==> wip/cedar <==
==> flow/design.v <==
module n_delay #(
    parameter  int unsigned Latency    = 1,
    parameter  int unsigned Width      = 8,
    localparam int unsigned LatencyMin = Latency == 0 ? 1 : Latency
) (
    input  logic                        clk_i,
    input  logic                        en_i,
    input  logic                        rst_ni,
    input  logic [           Width-1:0] data_i,
    output logic [           Width-1:0] data_o,
    output logic [LatencyMin*Width-1:0] buffer_o
);
  logic [(Latency+1)-1:0][Width-1:0] buffer_temp;
  assign buffer_temp[0] = data_i;
  assign data_o = buffer_temp[(Latency+1)-1];
  for (genvar n = 0; n < Latency; n++) begin : gen_buffer
    always_ff @(posedge clk_i)
      if (!rst_ni) buffer_temp[n+1] <= '0;
      else if (en_i) buffer_temp[n+1] <= buffer_temp[n];
  end
  if (Latency == 0) assign buffer_o = data_i;
  else if (Latency == 1) assign buffer_o = buffer_temp[0];
  else assign buffer_o = buffer_temp[Latency-1:0];
endmodule
(* use_dsp = "yes" *)
module integer_multiplier #(
    parameter  int unsigned WidthX  = 4,
    parameter  int unsigned WidthK  = 8,
    parameter  int unsigned Latency = 1,
    localparam int unsigned WidthY  = WidthX + WidthK
) (
    input  logic                     clk_i,
    input  logic                     rst_ni,
    input  logic                     en_i,
    input  logic signed [WidthX-1:0] x_i,
    input  logic signed [WidthK-1:0] k_i,
    output logic signed [WidthY-1:0] y_o
);
  logic signed [WidthY-1:0] temp_mul;
  always_ff @(posedge clk_i)
    if (!rst_ni) temp_mul <= '0;
    else if (en_i) temp_mul <= $signed(x_i) * $signed(k_i);
  n_delay #(
      .Latency(Latency - 1),
      .Width  (WidthY)
  ) i_mac_delay (
      .clk_i   (clk_i),
      .en_i    (en_i),
      .rst_ni  (rst_ni),
      .data_i  (temp_mul),
      .data_o  (y_o),
      .buffer_o()
  );
endmodule
(* use_dsp = "yes" *)
module minifloat_multiplier #(
    parameter  int unsigned ExpWidthX   = 4,
    parameter  int unsigned ExpWidthK   = 4,
    parameter  int unsigned ManWidthX   = 3,
    parameter  int unsigned ManWidthK   = 3,
    parameter  int unsigned Latency     = 1,
    localparam int unsigned WidthX      = 1 + ExpWidthX + ManWidthX,
    localparam int unsigned WidthK      = 1 + ExpWidthK + ManWidthK,
    localparam int unsigned ManWidthMax = ((ManWidthX > ManWidthK) ? ManWidthX : ManWidthK),
    localparam int unsigned ExpWidthMax = ((ExpWidthX > ExpWidthK) ? ExpWidthX : ExpWidthK),
    localparam int unsigned WidthY      = 2 * (ManWidthMax + (2 ** ExpWidthMax))
) (
    input  logic                     clk_i,
    input  logic                     rst_ni,
    input  logic                     en_i,
    input  logic        [WidthX-1:0] x_i,
    input  logic        [WidthK-1:0] k_i,
    output logic signed [WidthY-1:0] y_o
);
  logic sign_x, sign_k;
  logic [ExpWidthX-1:0] exp_x;
  logic [ExpWidthK-1:0] exp_k;
  logic [ManWidthX-1:0] man_x;
  logic [ManWidthK-1:0] man_k;
  logic norm_x, norm_k;
  logic [(ManWidthX+1)-1:0] ext_man_x;   
  logic [(ManWidthK+1)-1:0] ext_man_k;   
  logic signed [(ManWidthX-1)+2:0] signed_man_x;   
  logic signed [(ManWidthK-1)+2:0] signed_man_k;   
  logic signed [WidthY-1:0] fixed_product;
  always_comb begin
    {sign_x, exp_x, man_x} = x_i;
    {sign_k, exp_k, man_k} = k_i;
    {norm_x, norm_k} = {|exp_x, |exp_k};
    ext_man_x = {norm_x, man_x};   
    ext_man_k = {norm_k, man_k};   
    signed_man_x = sign_x ? -ext_man_x : ext_man_x;   
    signed_man_k = sign_k ? -ext_man_k : ext_man_k;   
    fixed_product = ($signed(signed_man_x) * $signed(signed_man_k)) <<
        ($unsigned({1'b0, exp_x} + {1'b0, exp_k}) - $unsigned(norm_x) - $unsigned(norm_k));
  end
  logic signed [WidthY-1:0] temp_mul;
  always_ff @(posedge clk_i) begin
    if (!rst_ni) temp_mul <= '0;
    else if (en_i) temp_mul <= fixed_product;
  end
  n_delay #(
      .Latency(Latency - 1),
      .Width  (WidthY)
  ) i_mac_delay (
      .clk_i   (clk_i),
      .en_i    (en_i),
      .rst_ni  (rst_ni),
      .data_i  (temp_mul),
      .data_o  (y_o),
      .buffer_o()
  );
endmodule
module acc #(
    parameter int unsigned WidthX  = 4,
    parameter int unsigned WidthY  = 16,
    parameter int unsigned Latency = 1
) (
    input  logic                     clk_i,
    input  logic                     rst_ni,
    input  logic                     en_i,
    input  logic                     x_valid_i,
    input  logic                     first_i,
    input  logic signed [WidthX-1:0] x_i,
    output logic signed [WidthY-1:0] y_o
);
  logic signed [WidthY-1:0] temp_acc;
  always_ff @(posedge clk_i)
    if (!rst_ni) temp_acc <= '0;
    else if (en_i && x_valid_i) begin
      temp_acc <= WidthY'($signed(x_i)) + $signed(first_i ? WidthY'(0) : temp_acc);
    end
  n_delay #(
      .Latency(Latency - 1),
      .Width  (WidthY)
  ) i_mac_delay (
      .clk_i   (clk_i),
      .en_i    (en_i),
      .rst_ni  (rst_ni),
      .data_i  (temp_acc),
      .data_o  (y_o),
      .buffer_o()
  );
endmodule
module tri_buffer #(
    parameter int unsigned Width = 8,
    parameter int unsigned Size  = 4
) (
    input  logic                       clk_i,
    input  logic                       rst_ni,
    input  logic                       en_i,
    input  logic [Size-1:0][Width-1:0] x_i,
    output logic [Size-1:0][Width-1:0] y_o
);
  logic signed [Size-1:0][Size-1:0][Width-1:0] buffer;  
  assign buffer[0] = x_i;   
  for (genvar row = 1; row < Size; row++) begin : gen_row   
    for (genvar col = row; col < Size; col++) begin : gen_col   
      always_ff @(posedge clk_i)
        if (!rst_ni) buffer[row][col] <= 0;
        else if (en_i) buffer[row][col] <= buffer[row-1][col];
    end
  end
  for (genvar col = 0; col < Size; col++) begin : gen_output   
    assign y_o[col] = buffer[col][col];   
  end
endmodule
module axis_sa #(
    parameter int unsigned LatencyMul = 1,
    parameter int unsigned LatencyAcc = 1,
    parameter int unsigned Rows = 4,
    parameter int unsigned Cols = 8,
    parameter int unsigned WidthY = 16,   
    parameter int unsigned MacType = 0,   
    parameter int unsigned WidthX = 4,
    parameter int unsigned WidthK = 8,
    parameter int unsigned ExpWidthX = 4,
    parameter int unsigned ExpWidthK = 4,
    parameter int unsigned ManWidthX = 3,
    parameter int unsigned ManWidthK = 3,
    parameter int unsigned WidthM = WidthX + WidthK,   
    localparam int unsigned FpWidthX = 1 + ExpWidthX + ManWidthX,
    localparam int unsigned FpWidthK = 1 + ExpWidthK + ManWidthK,
    localparam int unsigned ManWidthMax = ((ManWidthX > ManWidthK) ? ManWidthX : ManWidthK),
    localparam int unsigned ExpWidthMax = ((ExpWidthX > ExpWidthK) ? ExpWidthX : ExpWidthK),
    localparam int unsigned FpWidthM = 2 * (ManWidthMax + (2 ** ExpWidthMax)),
    localparam int unsigned DiagLen = (Rows + Cols) - 1,
    localparam int unsigned ActualWidthX = (MacType == 0) ? WidthX : FpWidthX,
    localparam int unsigned ActualWidthK = (MacType == 0) ? WidthK : FpWidthK,
    localparam int unsigned ActualWidthM = (MacType == 0) ? WidthY : FpWidthM
) (
    input  logic                              clk_i,
    input  logic                              rst_ni,
    input  logic                              s_valid_i,
    input  logic                              s_last_i,
    input  logic                              m_ready_i,
    output logic                              s_ready_o,
    output logic                              m_valid_o,
    output logic                              m_last_o,
    input  logic [Rows-1:0][ActualWidthX-1:0] sx_data_i,
    input  logic [Cols-1:0][ActualWidthK-1:0] sk_data_i,
    output logic [Rows-1:0][      WidthY-1:0] m_data_o
);
  logic en_mac, en_shift;
  logic [Rows-1:0][ActualWidthX-1:0] xi_delayed;
  logic [Cols-1:0][ActualWidthK-1:0] ki_delayed, sk_reversed;
  logic [Rows-1:0][Cols-1:0][ActualWidthX-1:0] xi;
  logic [Rows-1:0][Cols-1:0][ActualWidthK-1:0] ki;
  logic [Rows-1:0][Cols-1:0][ActualWidthM-1:0] mo;
  logic [Rows-1:0][Cols-1:0][WidthY-1:0] ao, ro;
  logic [DiagLen-1:0] r_valid, r_last, r_copy, r_clear, conflict, a_valid, m_first;
  logic [LatencyMul+LatencyAcc+DiagLen-1:0] valid, vlast;
  assign en_mac   = !(|conflict);  
  assign en_shift = r_valid[DiagLen-1] && m_ready_i;   
  logic busy, s_fire;
  assign s_ready_o = en_mac && !busy;
  assign s_fire = s_valid_i && s_ready_o;
  always_ff @(posedge clk_i)
    if (!rst_ni) busy <= 1'b0;
    else if (s_fire && s_last_i) busy <= 1'b1;
    else if (m_valid_o && m_ready_i && m_last_o) busy <= 1'b0;
  for (genvar c = 0; c < Cols; c++) assign sk_reversed[c] = sk_data_i[Cols-1-c];
  tri_buffer #(
      .Width(ActualWidthX),
      .Size (Rows)
  ) i_tri_x (
      .clk_i (clk_i),
      .rst_ni(rst_ni),
      .en_i  (en_mac),
      .x_i   (sx_data_i),
      .y_o   (xi_delayed)
  );
  tri_buffer #(
      .Width(ActualWidthK),
      .Size (Cols)
  ) i_tri_k (
      .clk_i (clk_i),
      .rst_ni(rst_ni),
      .en_i  (en_mac),
      .x_i   (sk_reversed),
      .y_o   (ki_delayed)
  );
  n_delay #(
      .Latency(LatencyMul + LatencyAcc + DiagLen),
      .Width  (1)
  ) i_valid (
      .clk_i   (clk_i),
      .en_i    (en_mac),
      .rst_ni  (rst_ni),
      .data_i  (s_valid_i && !busy),
      .data_o  (),
      .buffer_o(valid)
  );
  n_delay #(
      .Latency(LatencyMul + LatencyAcc + DiagLen),
      .Width  (1)
  ) i_vlast (
      .clk_i   (clk_i),
      .en_i    (en_mac),
      .rst_ni  (rst_ni),
      .data_i  (s_valid_i && !busy && s_last_i),
      .data_o  (),
      .buffer_o(vlast)
  );
  for (genvar r = 0; r < Rows; r++) begin
    for (genvar c = 0; c < Cols; c++) begin
      if (c == 0) assign xi[r][c] = xi_delayed[r];
      else   
        always_ff @(posedge clk_i)
          if (!rst_ni) xi[r][c] <= '0;
          else if (en_mac) xi[r][c] <= xi[r][c-1];
      if (r == 0) assign ki[r][c] = ki_delayed[c];
      else   
        always_ff @(posedge clk_i)
          if (!rst_ni) ki[r][c] <= '0;
          else if (en_mac) ki[r][c] <= ki[r-1][c];
    end
  end
  for (genvar r = 0; r < Rows; r++) begin : MR
    for (genvar c = 0; c < Cols; c++) begin : MC
      if (MacType == 0) begin
        logic signed [WidthM-1:0] mul_y;
        assign mo[r][c] = ActualWidthM'(mul_y);
        integer_multiplier #(
            .WidthX (WidthX),
            .WidthK (WidthK),
            .Latency(LatencyMul)
        ) MUL (
            .clk_i (clk_i),
            .rst_ni(rst_ni),
            .en_i  (en_mac),
            .x_i   (xi[r][c]),
            .k_i   (ki[r][c]),
            .y_o   (mul_y)
        );
      end else begin
        minifloat_multiplier #(
            .ExpWidthX(ExpWidthX),
            .ExpWidthK(ExpWidthK),
            .ManWidthX(ManWidthX),
            .ManWidthK(ManWidthK),
            .Latency  (LatencyMul)
        ) MUL (
            .clk_i (clk_i),
            .rst_ni(rst_ni),
            .en_i  (en_mac),
            .x_i   (xi[r][c]),
            .k_i   (ki[r][c]),
            .y_o   (mo[r][c])
        );
      end
    end
  end
  for (genvar d = 0; d < DiagLen; d++) begin
    always_ff @(posedge clk_i)
      if (!rst_ni) m_first[d] <= 1'b1;
      else if (valid[LatencyMul+d]) m_first[d] <= vlast[LatencyMul+d];
  end
  for (genvar r = 0; r < Rows; r++) begin : AR
    for (genvar c = 0; c < Cols; c++) begin : AC
      localparam d = (r + c);
      acc #(
          .WidthX (ActualWidthM),
          .WidthY (WidthY),
          .Latency(LatencyAcc)
      ) ACC (
          .clk_i    (clk_i),
          .rst_ni   (rst_ni),
          .en_i     (en_mac),
          .x_valid_i(valid[LatencyMul+d]),
          .first_i  (m_first[d]),
          .x_i      (mo[r][c]),
          .y_o      (ao[r][c])
      );
    end
  end
  for (genvar d = 0; d < DiagLen; d++) begin
    if (d == 0) assign r_last[0] = r_valid[0];
    else
      always_ff @(posedge clk_i)
        if (!rst_ni) r_last[d] <= 0;
        else if (en_shift)
          if ((d >= (Cols - 1)) && m_last_o)
            r_last[d] <= 0;   
          else r_last[d] <= r_last[d-1];   
    always_ff @(posedge clk_i)
      if (!rst_ni) a_valid[d] <= 0;
      else if (en_mac) a_valid[d] <= vlast[LatencyMul+LatencyAcc+d-1];
    assign conflict [d] = a_valid[d]  &&  r_valid[d];  
    assign r_copy   [d] = a_valid[d]  && !r_valid[d];  
    assign r_clear[d] = en_shift && r_last[d];   
    always_ff @(posedge clk_i)
      if (!rst_ni) r_valid[d] <= 0;
      else if ((d >= (Cols - 1)) && en_shift && m_last_o)
        r_valid[d] <= 0;   
      else if (r_copy[d]) r_valid[d] <= 1;
      else if (r_clear[d]) r_valid[d] <= 0;
  end
  for (genvar r = 0; r < Rows; r++) begin
    for (genvar c = 0; c < Cols; c++) begin
      if (c == 0) begin
        always_ff @(posedge clk_i)
          if (!rst_ni) ro[r][0] <= '0;
          else if (r_copy[(r + 0)]) ro[r][0] <= ao[r][0];
      end else begin
        always_ff @(posedge clk_i)
          if (!rst_ni) ro[r][c] <= '0;
          else if (r_copy[(r + c)]) ro[r][c] <= ao[r][c];
          else if (en_shift) ro[r][c] <= ro[r][c-1];
      end
    end
  end
  assign m_valid_o = r_valid[DiagLen-1];
  assign m_last_o  = r_last[Cols-1];
  for (genvar r = 0; r < Rows; r++) assign m_data_o[r] = ro[r][Cols-1];
endmodule
module sa_top (
    input  logic          clk_i,
    input  logic          rst_ni,
    input  logic          s_valid_i,
    input  logic          s_last_i,
    input  logic          m_ready_i,
    output logic          s_ready_o,
    output logic          m_valid_o,
    output logic          m_last_o,
    input  logic [ 15:0]  sx_data_i,
    input  logic [ 63:0]  sk_data_i,
    output logic [ 63:0]  m_data_o
);
  axis_sa #(
      .LatencyMul(1),
      .LatencyAcc(1),
      .Rows      (4),
      .Cols      (8),
      .WidthY    (16),
      .MacType   (0),
      .WidthX    (4),
      .WidthK    (8)
  ) i_sa (
      .clk_i    (clk_i),
      .rst_ni   (rst_ni),
      .s_valid_i(s_valid_i),
      .s_last_i (s_last_i),
      .m_ready_i(m_ready_i),
      .s_ready_o(s_ready_o),
      .m_valid_o(m_valid_o),
      .m_last_o (m_last_o),
      .sx_data_i(sx_data_i),
      .sk_data_i(sk_data_i),
      .m_data_o (m_data_o)
  );
endmodule
==> flow/run.sh <==
#!/bin/bash
# the make line also repeats each setting of config.mk as NAME=value (left out here)
make -C /OpenROAD-flow-scripts/flow DESIGN_CONFIG=/design/flow/config.mk WORK_HOME=/design/flow/orfs CLKGATE_MAP_FILE= finish
==> flow/config.mk <==
export PLATFORM = sky130hd
export DESIGN_NAME = sa_top
export DESIGN_NICKNAME = sa_top
export VERILOG_FILES = /design/flow/design.v
export SDC_FILE = /design/flow/constraint.sdc
export NUM_CORES = 4
export LEC_CHECK = 0
export CAP_MARGIN = 20
export CORE_MARGIN = 2
export CORE_UTILIZATION = 40
export PLACE_DENSITY = 0.6
export SLEW_MARGIN = 20
==> flow/constraint.sdc <==
create_clock -name core_clock -period 4.06 [get_ports {clk_i}]
set_input_delay 0.8120 -clock core_clock [delete_from_list [all_inputs] [get_ports {clk_i}]]
set_output_delay 0.8120 -clock core_clock [all_outputs]
set_load 0.01 [all_outputs]
==> wip/umber (differences from wip/cedar) <==
CELL_PAD_IN_SITES_GLOBAL_PLACEMENT = 1   (was not set)
CORE_ASPECT_RATIO = 1.14   (was not set)
CORE_UTILIZATION = 61   (was 40)
CTS_CLUSTER_SIZE = 52   (was not set)
MAX_ROUTING_LAYER = met5   (was not set)
PLACE_DENSITY = 0.56   (was 0.6)
==> flow/constraint.sdc (replaced) <==
create_clock -name core_clock -period 3.83 [get_ports {clk_i}]
set_input_delay 0.7660 -clock core_clock [delete_from_list [all_inputs] [get_ports {clk_i}]]
set_output_delay 0.7660 -clock core_clock [all_outputs]
set_load 0.01 [all_outputs]
==> wip/indigo (differences from wip/cedar) <==
ABC_AREA = 1   (was not set)
CELL_PAD_IN_SITES_GLOBAL_PLACEMENT = 0   (was not set)
CORE_ASPECT_RATIO = 1.14   (was not set)
CORE_UTILIZATION = 65   (was 40)
CTS_CLUSTER_DIAMETER = 57   (was not set)
MAX_ROUTING_LAYER = met5   (was not set)
PLACE_DENSITY = not set   (was 0.6)
==> flow/constraint.sdc (replaced) <==
create_clock -name core_clock -period 5.43 [get_ports {clk_i}]
set_input_delay 1.0860 -clock core_clock [delete_from_list [all_inputs] [get_ports {clk_i}]]
set_output_delay 1.0860 -clock core_clock [all_outputs]
set_load 0.01 [all_outputs]
==> comparison table <==
	wip/umber	wip/indigo	wip/cedar
Metal3 WL	17.8 mm	19.4 mm	17.3 mm
Worst Setup SP	i_sa.ki[136]	i_sa.i_vlast.buffer_temp[2]	i_sa.ki[66]
Number of non-clock buffers in the layout	807	294	646
MI comb area	84700 um2	81000 um2	84000 um2
Share of the synthesized netlist area taken by xor and xnor gates	4.18%	2.59%	4.18%
# fillers	17800	18500	32600
Leakage power summed over all cells	61.7 nW	75.2 nW	61.4 nW
Worst flop-to-flop path startpoint	i_sa.ki[136]	i_sa.i_tri_x.buffer[43]	i_sa.ki[66]
Worst Hold Depth	3	2	2
Sw Ratio	24.0%	24.9%	23.7%
First-pass iteration count of the detailed router	6	6	5
Placed instance count	18900	21700	20300
Number of warning messages in the logs	47	65	72
Result of the run	complete, but fails checks	complete, no violations	complete, no violations
Reasons for failing layout checks	setup timing	-	-
Maximum number of pins on one net before global-route repair	155	177	224
Cell at the slowest stage of the critical path	fa_1	clkdlybuf4s50_1	fa_1
Proportion of cell area occupied by multi-input gates	57.9%	55.4%	57.1%
Simple logic cell fraction of the synthesized area	23.4%	21.2%	23.4%
Number of logic gates	12500	13800	12500
Global-route track usage on met1	40.9%	43.1%	30.9%
Number of stages on the worst setup path	16	6	15
Inserted Clock Buffers	214	220	233
Layout Skew	0.0275 ns	0.0346 ns	0.0867 ns
Power is estimated from default activity; no workload was simulated.
